build 48:
## cpu
module cpu(
	input clk,
	input reset,
	input logic [15:0] i_mem_rddata,
	input logic i_mem_wait,  
	input logic i_mem_rddatavalid,  
	output logic [15:0] o_mem_wrdata,
	output logic [15:0] o_mem_addr,
	output logic o_mem_rd,
	output logic o_mem_wr
);
Size: about 1600 cells after synthesis, ~240 flip-flops, ~54 I/O pins, about 13000 um^2 of cells after synthesis.
make LEC_CHECK=0 ABC_AREA=1 CAP_MARGIN=20 CORE_ASPECT_RATIO=0.89 CORE_MARGIN=2 CORE_UTILIZATION=72 CTS_CLUSTER_DIAMETER=248 CTS_CLUSTER_SIZE=24 PLACE_DENSITY=0.37 SETUP_SLACK_MARGIN=0.67 SLEW_MARGIN=20 finish   # period 3.95 ns
run.sh (not shown) runs the stock make flow with config.mk's settings and CLKGATE_MAP_FILE=.
The flow completed for build 48, but it is not clean: the layout still shows setup timing.
diff inputs: build 48 => build 45
# build 48
export LEC_CHECK = 0
export ABC_AREA = 1
export CAP_MARGIN = 20
export CORE_ASPECT_RATIO = 0.89
export CORE_MARGIN = 2
export CORE_UTILIZATION = 72
export CTS_CLUSTER_DIAMETER = 248
export CTS_CLUSTER_SIZE = 24
export PLACE_DENSITY = 0.37
export SETUP_SLACK_MARGIN = 0.67
export SLEW_MARGIN = 20
create_clock -name core_clock -period 3.95 [get_ports {clk}]
# build 45
export LEC_CHECK = 0
export ABC_AREA = 1
export CAP_MARGIN = 20
export CORE_MARGIN = 2
export CORE_UTILIZATION = 66
export CTS_CLUSTER_DIAMETER = 228
export SLEW_MARGIN = 20
create_clock -name core_clock -period 2.4 [get_ports {clk}]
### Flow results
- Finished, but not clean: build 45, with setup timing.
- A highest layer used for signal routing of met5 is what build 45 shows, while met4 belongs to build 48.
- Relative to build 48, the final cell area reported for build 45 is higher.
- Compared with build 48, count of standard-cell rows in build 45 increased by more than 10%.
- Delta (build 45 minus build 48): clock latency on the worst-skew pair went up; met1 track demand over resource in global routing went up.
Here is what was changed in the inputs of build 65 compared with build 45.
# build 45
export LEC_CHECK = 0
export ABC_AREA = 1
export CAP_MARGIN = 20
export CORE_MARGIN = 2
export CORE_UTILIZATION = 66
export CTS_CLUSTER_DIAMETER = 228
export SLEW_MARGIN = 20
create_clock -name core_clock -period 2.4 [get_ports {clk}]
# build 65
export LEC_CHECK = 0
export CAP_MARGIN = 20
export CORE_MARGIN = 2
export CORE_UTILIZATION = 65
export SLEW_MARGIN = 20
create_clock -name core_clock -period 3.26 [get_ports {clk}]
--- outcome ---
Finished, but not clean: build 65, with setup timing.
Delta(post-detailed-route via-to-cell ratio, build 65 - build 45) < 0
Wire length of the first global-routing pass for build 65: 950 um down relative to build 45
Looking at build 65 and build 45, the number of sinks on the clock net is a wash.
The synthesized area of build 65 exceeds that of build 45 by 2.1%.
Hold slack improves in build 65 relative to build 45.
Comparing fill cell instance count of the final layout for build 65 and build 45, the smaller number came from build 45.
The core of build 65 is less densely filled than that of build 45.
Cell area | build 65 vs build 45 | build 65 smaller
Compared with build 45, build 65 shows number of nets at floorplan lower by 11%.
Per the comparison of build 65 with build 45, proportion of synthesized area in mux cells went up 8.5 points; total placed cells including tap cells went down 238.
## Diff of input files: build 85 against build 65
# build 65
export LEC_CHECK = 0
export CAP_MARGIN = 20
export CORE_MARGIN = 2
export CORE_UTILIZATION = 65
export SLEW_MARGIN = 20
create_clock -name core_clock -period 3.26 [get_ports {clk}]
# build 85
export LEC_CHECK = 0
export ABC_AREA = 1
export CAP_MARGIN = 20
export CORE_MARGIN = 2
export CORE_UTILIZATION = 70
export SLEW_MARGIN = 20
create_clock -name core_clock -period 2.4 [get_ports {clk}]
Findings:
Build 85 got as far as global routing, where a tool error ended the run.
Build 85 vs. build 65: post-synthesis average cell area lost 13%; mapped cell area -280 um^2; share of the yosys chip area belonging to registers higher.
## Diff of input files: build 91 against build 85
# build 85
export LEC_CHECK = 0
export ABC_AREA = 1
export CAP_MARGIN = 20
export CORE_MARGIN = 2
export CORE_UTILIZATION = 70
export SLEW_MARGIN = 20
create_clock -name core_clock -period 2.4 [get_ports {clk}]
# build 91
export LEC_CHECK = 0
export ABC_AREA = 1
export CAP_MARGIN = 20
export CORE_MARGIN = 2
export CORE_UTILIZATION = 52
export SLEW_MARGIN = 20
create_clock -name core_clock -period 2.63 [get_ports {clk}]
--- outcome ---
Build 91 completed end to end; final checks failed (setup timing). Build 91 against build 85: synthesized instance count ~0 delta, simple-gate area share of the yosys netlist ~0 delta. Diff build 85 -> build 91 | number of placed instances, taps included | up by a few percent.
diff inputs: build 91 => build 71
# build 91
export LEC_CHECK = 0
export ABC_AREA = 1
export CAP_MARGIN = 20
export CORE_MARGIN = 2
export CORE_UTILIZATION = 52
export SLEW_MARGIN = 20
create_clock -name core_clock -period 2.63 [get_ports {clk}]
# build 71
export LEC_CHECK = 0
export ABC_AREA = 1
export CAP_MARGIN = 20
export CORE_MARGIN = 2
export CORE_UTILIZATION = 70
export SETUP_SLACK_MARGIN = 0.45
export SLEW_MARGIN = 20
create_clock -name core_clock -period 3.91 [get_ports {clk}]
Notes after the runs:
- Build 71 -> stages 100% | layout checks FAIL | setup timing
- When build 71 is set beside build 91, its non-clock buffer instance count of the final layout turns out to be 131 smaller.
- Detailed route, build 71 vs build 91: via total higher for build 71
- Delta (build 71 minus build 91): final setup violation count went down 21, clock power decreased by 38% relative to the old numbers, die boundary height went down by about 13%, number of CTS-inserted buffers fell 2.
- The die area of build 71 is lower than that of build 91.
- Delta(pin count of the biggest net entering global routing, build 71 - build 91) > 0
- Build 71 vs build 91 — total wire length after detailed routing rose 1800 um.
- Between build 71 and build 91, the number of buffers added for setup after CTS is lower for build 91.
- Build 71 vs build 91: iteration count of the initial detailed-routing pass up in build 71

========
Starting RTL as in the previous note.
Design cpu, start of the top module:
module cpu(
	input clk,
	input reset,
	input logic [15:0] i_mem_rddata,
	input logic i_mem_wait,  
	input logic i_mem_rddatavalid,  
	output logic [15:0] o_mem_wrdata,
	output logic [15:0] o_mem_addr,
	output logic o_mem_rd,
	output logic o_mem_wr
);
	logic PC_write;
	logic Addr_sel;
	logic mem_rd;
	logic mem_wr;
	logic MDR_load;
	logic IR_load;
	logic OpA_sel;
	logic OpAB_load;
	logic [1:0] ALU_1_sel;
	logic [1:0] ALU_2_sel;
	logic [1:0] ALUop_sel;
	logic ALU_out;
	logic RF_write;
	logic Reg_in;
	logic Flag_write;
	logic RF_write_call;
	logic mov_hi;
	logic N, Z, imm;
	logic [3:0] instr;
	datapath data(
		.rst(reset),
		.clk(clk), 
		.i_mem_rddata(i_mem_rddata),
		.i_PC_write(PC_write),
		.i_Addr_sel(Addr_sel),
		.i_mem_wr(mem_wr),
		.i_MDR_load(MDR_load),
		.i_IR_load(IR_load),
		.i_OpA_sel(OpA_sel),
		.i_OpAB_load(OpAB_load),
		.i_ALU_1_sel(ALU_1_sel),
		.i_ALU_2_sel(ALU_2_sel),
		.i_ALUop_sel(ALUop_sel),
		.i_ALU_out(ALU_out),
		.i_RF_write(RF_write),
		.i_Reg_in(Reg_in),
		.i_Flag_write(Flag_write),
		.i_RF_write_call(RF_write_call),
		.i_mov_hi(mov_hi),
		.o_N(N),
		.o_Z(Z),
		.o_instr(instr),
		.o_mem_wrdata(o_mem_wrdata),
		.o_mem_addr(o_mem_addr),
		.o_mem_rd(mem_rd),
		.o_mem_wr(mem_wr),
		.o_imm(imm)
	);
	control control(
		.rst(reset),
		.clk(clk),
		.i_N(N),
		.i_Z(Z),
		.i_instr(instr),
		.i_imm(imm),
		.i_mem_wait(i_mem_wait),
		.i_mem_rddatavalid(i_mem_rddatavalid),  
		.o_PC_write(PC_write),
		.o_Addr_sel(Addr_sel),
		.o_mem_rd(o_mem_rd),
		.o_mem_wr(o_mem_wr),
		.o_MDR_load(MDR_load),
		.o_IR_load(IR_load),
		.o_OpA_sel(OpA_sel),
		.o_OpAB_load(OpAB_load),
		.o_ALU_1_sel(ALU_1_sel),
		.o_ALU_2_sel(ALU_2_sel),
		.o_ALUop_sel(ALUop_sel),
		.o_ALU_out(ALU_out),
		.o_RF_write(RF_write),
		.o_Reg_in(Reg_in),
		.o_Flag_write(Flag_write),
  ...
Settings: LEC_CHECK=0, ABC_AREA=1, CAP_MARGIN=20, CORE_MARGIN=2, CORE_UTILIZATION=71, CTS_CLUSTER_DIAMETER=248, CTS_CLUSTER_SIZE=24, PLACE_DENSITY=0.74, SETUP_SLACK_MARGIN=0.67, SLEW_MARGIN=20; clock period 3.95 ns.
The starting point finished but fails on negative setup slack.
==> next run, changes <==
Settings changed: ABC_AREA 1 to unset, CORE_UTILIZATION 71 to 40, CTS_CLUSTER_DIAMETER 248 to unset, CTS_CLUSTER_SIZE 24 to unset, PLACE_DENSITY 0.74 to unset, SETUP_SLACK_MARGIN 0.67 to unset.
Clock period 3.95 ns to 4.73 ns, I/O delays scaled along.
After rerunning:
- This time the run produced a clean layout
- non-clock buffer count went down by 24
- design area went up by a few percent
- sequential cell count stays the same
- total power went down by about a fifth
- sequential power went down by roughly a tenth
- final cell count went up slightly
- global-route usage went down by 16 points
==> next run, changes <==
Settings changed: ABC_AREA set to 1, CORE_UTILIZATION 40 to 70, SETUP_SLACK_MARGIN set to 0.81.
Clock period 4.73 ns to 4.48 ns, I/O delays scaled along.
The new run ran to the end with no violations.
Die area went down by about 43%.
Worst hold slack loses 0.038 ns.
Routed wire length fell by about 0.8%.
Non-clock buffer count went down by 12.
Design area came out lower by about 2.3%.
Flip-flop count does not change.
Setup slack gains 0.043 ns.
First-iteration DRC count came out higher by 110%.
Core utilization grows by 37 points.
Synthesized area went down by 2.1%.
Sequential power rose by about 3%.
==> next run, changes <==
Settings changed: CORE_UTILIZATION 70 to 72, SETUP_SLACK_MARGIN 0.81 to unset.
Clock period 4.48 ns to 4.19 ns, I/O delays scaled along.
Result: The new run finished but failed the layout checks on negative setup slack; first-iteration DRC count went up by a few percent; routed wire length grows slightly; clock power climbs by about a fifth; via count climbs slightly; non-clock buffer count drops by 13; die area fell by a few percent; sequential share of layout area rose by 1.1 points; count of clock-buffer cells in the layout went down by 11; sequential power rises by a little under a tenth; sequential cell count does not change; core utilization came out lower by 0.99 points.

========
cpu again, from the RTL that the note above started with.
==> flow/design.v (excerpt) <==
module cpu(
	input clk,
	input reset,
	input logic [15:0] i_mem_rddata,
	input logic i_mem_wait,  
	input logic i_mem_rddatavalid,  
	output logic [15:0] o_mem_wrdata,
	output logic [15:0] o_mem_addr,
	output logic o_mem_rd,
	output logic o_mem_wr
);
	logic PC_write;
	logic Addr_sel;
	logic mem_rd;
	logic mem_wr;
	logic MDR_load;
	logic IR_load;
	logic OpA_sel;
	logic OpAB_load;
	logic [1:0] ALU_1_sel;
	logic [1:0] ALU_2_sel;
	logic [1:0] ALUop_sel;
	logic ALU_out;
	logic RF_write;
	logic Reg_in;
	logic Flag_write;
	logic RF_write_call;
	logic mov_hi;
	logic N, Z, imm;
	logic [3:0] instr;
	datapath data(
		.rst(reset),
		.clk(clk), 
		.i_mem_rddata(i_mem_rddata),
		.i_PC_write(PC_write),
		.i_Addr_sel(Addr_sel),
		.i_mem_wr(mem_wr),
		.i_MDR_load(MDR_load),
		.i_IR_load(IR_load),
		.i_OpA_sel(OpA_sel),
		.i_OpAB_load(OpAB_load),
		.i_ALU_1_sel(ALU_1_sel),
		.i_ALU_2_sel(ALU_2_sel),
		.i_ALUop_sel(ALUop_sel),
		.i_ALU_out(ALU_out),
		.i_RF_write(RF_write),
		.i_Reg_in(Reg_in),
		.i_Flag_write(Flag_write),
		.i_RF_write_call(RF_write_call),
		.i_mov_hi(mov_hi),
  ...
==> flow/config.mk <==
export PLATFORM = sky130hd
export DESIGN_NAME = cpu
export DESIGN_NICKNAME = cpu
export VERILOG_FILES = /design/flow/design.v
export SDC_FILE = /design/flow/constraint.sdc
export NUM_CORES = 4
export LEC_CHECK = 0
export ABC_AREA = 1
export CAP_MARGIN = 20
export CORE_MARGIN = 2
export CORE_UTILIZATION = 72
export CTS_CLUSTER_DIAMETER = 318
export CTS_CLUSTER_SIZE = 96
export SLEW_MARGIN = 20
==> flow/constraint.sdc <==
create_clock -name core_clock -period 2.13 [get_ports {clk}]
set_input_delay 0.4260 -clock core_clock [delete_from_list [all_inputs] [get_ports {clk}]]
set_output_delay 0.4260 -clock core_clock [all_outputs]
set_load 0.01 [all_outputs]
The starting point died in global routing.
Then changed:
Settings changed: CTS_CLUSTER_DIAMETER 318 to unset, CTS_CLUSTER_SIZE 96 to unset, PLACE_DENSITY_LB_ADDON set to 0.27, SETUP_SLACK_MARGIN set to 1.15.
Clock period 2.13 ns to 4.38 ns, I/O delays scaled along.
=> The changed run completed, yet does not pass: setup timing; die size is unchanged; synthesized cell count does not change; area after synthesis stays the same.
Then changed:
Settings changed: ABC_AREA 1 to unset, CORE_UTILIZATION 72 to 40, PLACE_DENSITY_LB_ADDON 0.27 to unset, SETUP_SLACK_MARGIN 1.15 to unset.
Clock period 4.38 ns to 4.8 ns, I/O delays scaled along.
After rerunning: Now the flow finished with timing, DRC and antenna clean; clock-buffer cell count went up by 3; wire length goes down by 14%; cell area went up by about 1%.
Then changed:
Settings changed: ABC_AREA set to 1, CORE_UTILIZATION 40 to 62.
Clock period 4.8 ns to 2.13 ns, I/O delays scaled along.
Effect: This time the run finished but failed the layout checks on setup timing. Global-route usage climbs by 17 points. Final area increases by about a fifth. Sequential share of layout area came out lower by 5.6 points. Via count increases by a quarter to a third. Clock skew stays flat. Routed wire length climbs by about a fifth. Area after synthesis falls by a few percent.
Then changed:
Settings changed: CAP_MARGIN 20 to 0, CORE_ASPECT_RATIO set to 1.33, CORE_UTILIZATION 62 to 72, CTS_CLUSTER_DIAMETER set to 318, CTS_CLUSTER_SIZE set to 96, HOLD_SLACK_MARGIN set to -0.07, PLACE_DENSITY set to 0.38, TNS_END_PERCENT set to 10.
Effect: This time the run ended with an error in global routing. Die area is lower by 13%. Synthesized area is unchanged. Synthesized cell count is unchanged.
Then changed:
Settings changed: ABC_AREA 1 to unset, CAP_MARGIN 0 to 20, CORE_ASPECT_RATIO 1.33 to unset, CORE_UTILIZATION 72 to 66, CTS_CLUSTER_DIAMETER 318 to unset, CTS_CLUSTER_SIZE 96 to unset, HOLD_SLACK_MARGIN -0.07 to unset, PLACE_DENSITY 0.38 to unset, TNS_END_PERCENT 10 to unset.
Clock period 2.13 ns to 3.96 ns, I/O delays scaled along.
What happened:
- This time the run finished but failed the layout checks on setup timing
- synthesized area climbs by 2.1%
- die size is higher by 11%
- synthesized cell count is lower by 11%

========
Setup of east:
Starting RTL as in the previous note.
Settings: LEC_CHECK=0, ABC_AREA=1, CAP_MARGIN=0, CORE_MARGIN=2, CORE_UTILIZATION=72, CTS_CLUSTER_SIZE=39, HOLD_SLACK_MARGIN=0.3, PLACE_DENSITY_LB_ADDON=0.06, SETUP_SLACK_MARGIN=1.15, SLEW_MARGIN=20, TNS_END_PERCENT=40; clock period 3.87 ns.
east: flow complete, layout not clean; failing: setup timing
diff inputs: east => middle
- clearing PLACE_DENSITY_LB_ADDON, which used to be 0.06
- clearing SETUP_SLACK_MARGIN, which used to be 1.15
- putting CORE_ASPECT_RATIO at 1.33 where nothing was set
- clearing TNS_END_PERCENT, which used to be 40
- swapping 0.3 for -0.07 in HOLD_SLACK_MARGIN
- swapping 39 for 96 in CTS_CLUSTER_SIZE
- putting CTS_CLUSTER_DIAMETER at 318 where nothing was set
- swapping 3.87 for 2.13 in the clock period (ns, I/O delays scaled along)
[summary]
For middle, the flow was terminated by a tool error in global routing and produced no final design. Vertical extent of the die: higher on middle. [compare] base=east new=middle: sum of net half-perimeters after detailed placement went up by about 13%; area of the die stayed essentially flat; pre-CTS worst setup slack -1.70 ns; maximum clock insertion buffer count comparable; floorplan row count climbed 7.

========
Starting RTL as in the previous note.
Design cpu, start of the top module:
module cpu(
	input clk,
	input reset,
	input logic [15:0] i_mem_rddata,
	input logic i_mem_wait,  
	input logic i_mem_rddatavalid,  
	output logic [15:0] o_mem_wrdata,
	output logic [15:0] o_mem_addr,
	output logic o_mem_rd,
	output logic o_mem_wr
);
	logic PC_write;
	logic Addr_sel;
	logic mem_rd;
	logic mem_wr;
	logic MDR_load;
	logic IR_load;
	logic OpA_sel;
	logic OpAB_load;
	logic [1:0] ALU_1_sel;
	logic [1:0] ALU_2_sel;
	logic [1:0] ALUop_sel;
	logic ALU_out;
	logic RF_write;
	logic Reg_in;
	logic Flag_write;
	logic RF_write_call;
	logic mov_hi;
	logic N, Z, imm;
	logic [3:0] instr;
	datapath data(
		.rst(reset),
		.clk(clk), 
		.i_mem_rddata(i_mem_rddata),
		.i_PC_write(PC_write),
		.i_Addr_sel(Addr_sel),
		.i_mem_wr(mem_wr),
		.i_MDR_load(MDR_load),
		.i_IR_load(IR_load),
		.i_OpA_sel(OpA_sel),
		.i_OpAB_load(OpAB_load),
		.i_ALU_1_sel(ALU_1_sel),
		.i_ALU_2_sel(ALU_2_sel),
		.i_ALUop_sel(ALUop_sel),
		.i_ALU_out(ALU_out),
		.i_RF_write(RF_write),
		.i_Reg_in(Reg_in),
		.i_Flag_write(Flag_write),
		.i_RF_write_call(RF_write_call),
		.i_mov_hi(mov_hi),
		.o_N(N),
		.o_Z(Z),
		.o_instr(instr),
		.o_mem_wrdata(o_mem_wrdata),
		.o_mem_addr(o_mem_addr),
		.o_mem_rd(mem_rd),
		.o_mem_wr(mem_wr),
		.o_imm(imm)
	);
	control control(
		.rst(reset),
  ...
make LEC_CHECK=0 CAP_MARGIN=20 CORE_MARGIN=2 CORE_UTILIZATION=67 CTS_CLUSTER_SIZE=17 SETUP_SLACK_MARGIN=0.42 SLEW_MARGIN=20 finish   # period 3.19 ns
The first run reached the layout checks and failed them: setup timing.
Edit:
Settings changed: ABC_AREA set to 1, CORE_UTILIZATION 67 to 71, PLACE_DENSITY set to 0.35, SETUP_SLACK_MARGIN 0.42 to -0.11.
Clock period 3.19 ns to 2.23 ns, I/O delays scaled along.
Effect: Now the flow died in global routing (5_1_grt). Die area goes down by a little under a tenth. Synthesized area shrinks by a few percent. Synthesized cell count grows by roughly a tenth.
Edit:
Settings changed: PLACE_DENSITY 0.35 to unset, PLACE_DENSITY_LB_ADDON set to 0.06, SETUP_SLACK_MARGIN -0.11 to 0.42.
Clock period 2.23 ns to 3.19 ns, I/O delays scaled along.
Result: This time the run produced a layout that fails on setup timing; synthesized area is unchanged; die size does not change; synthesized cell count stays the same.
Power figures rest on the tool's default switching activity, not on a simulated workload.
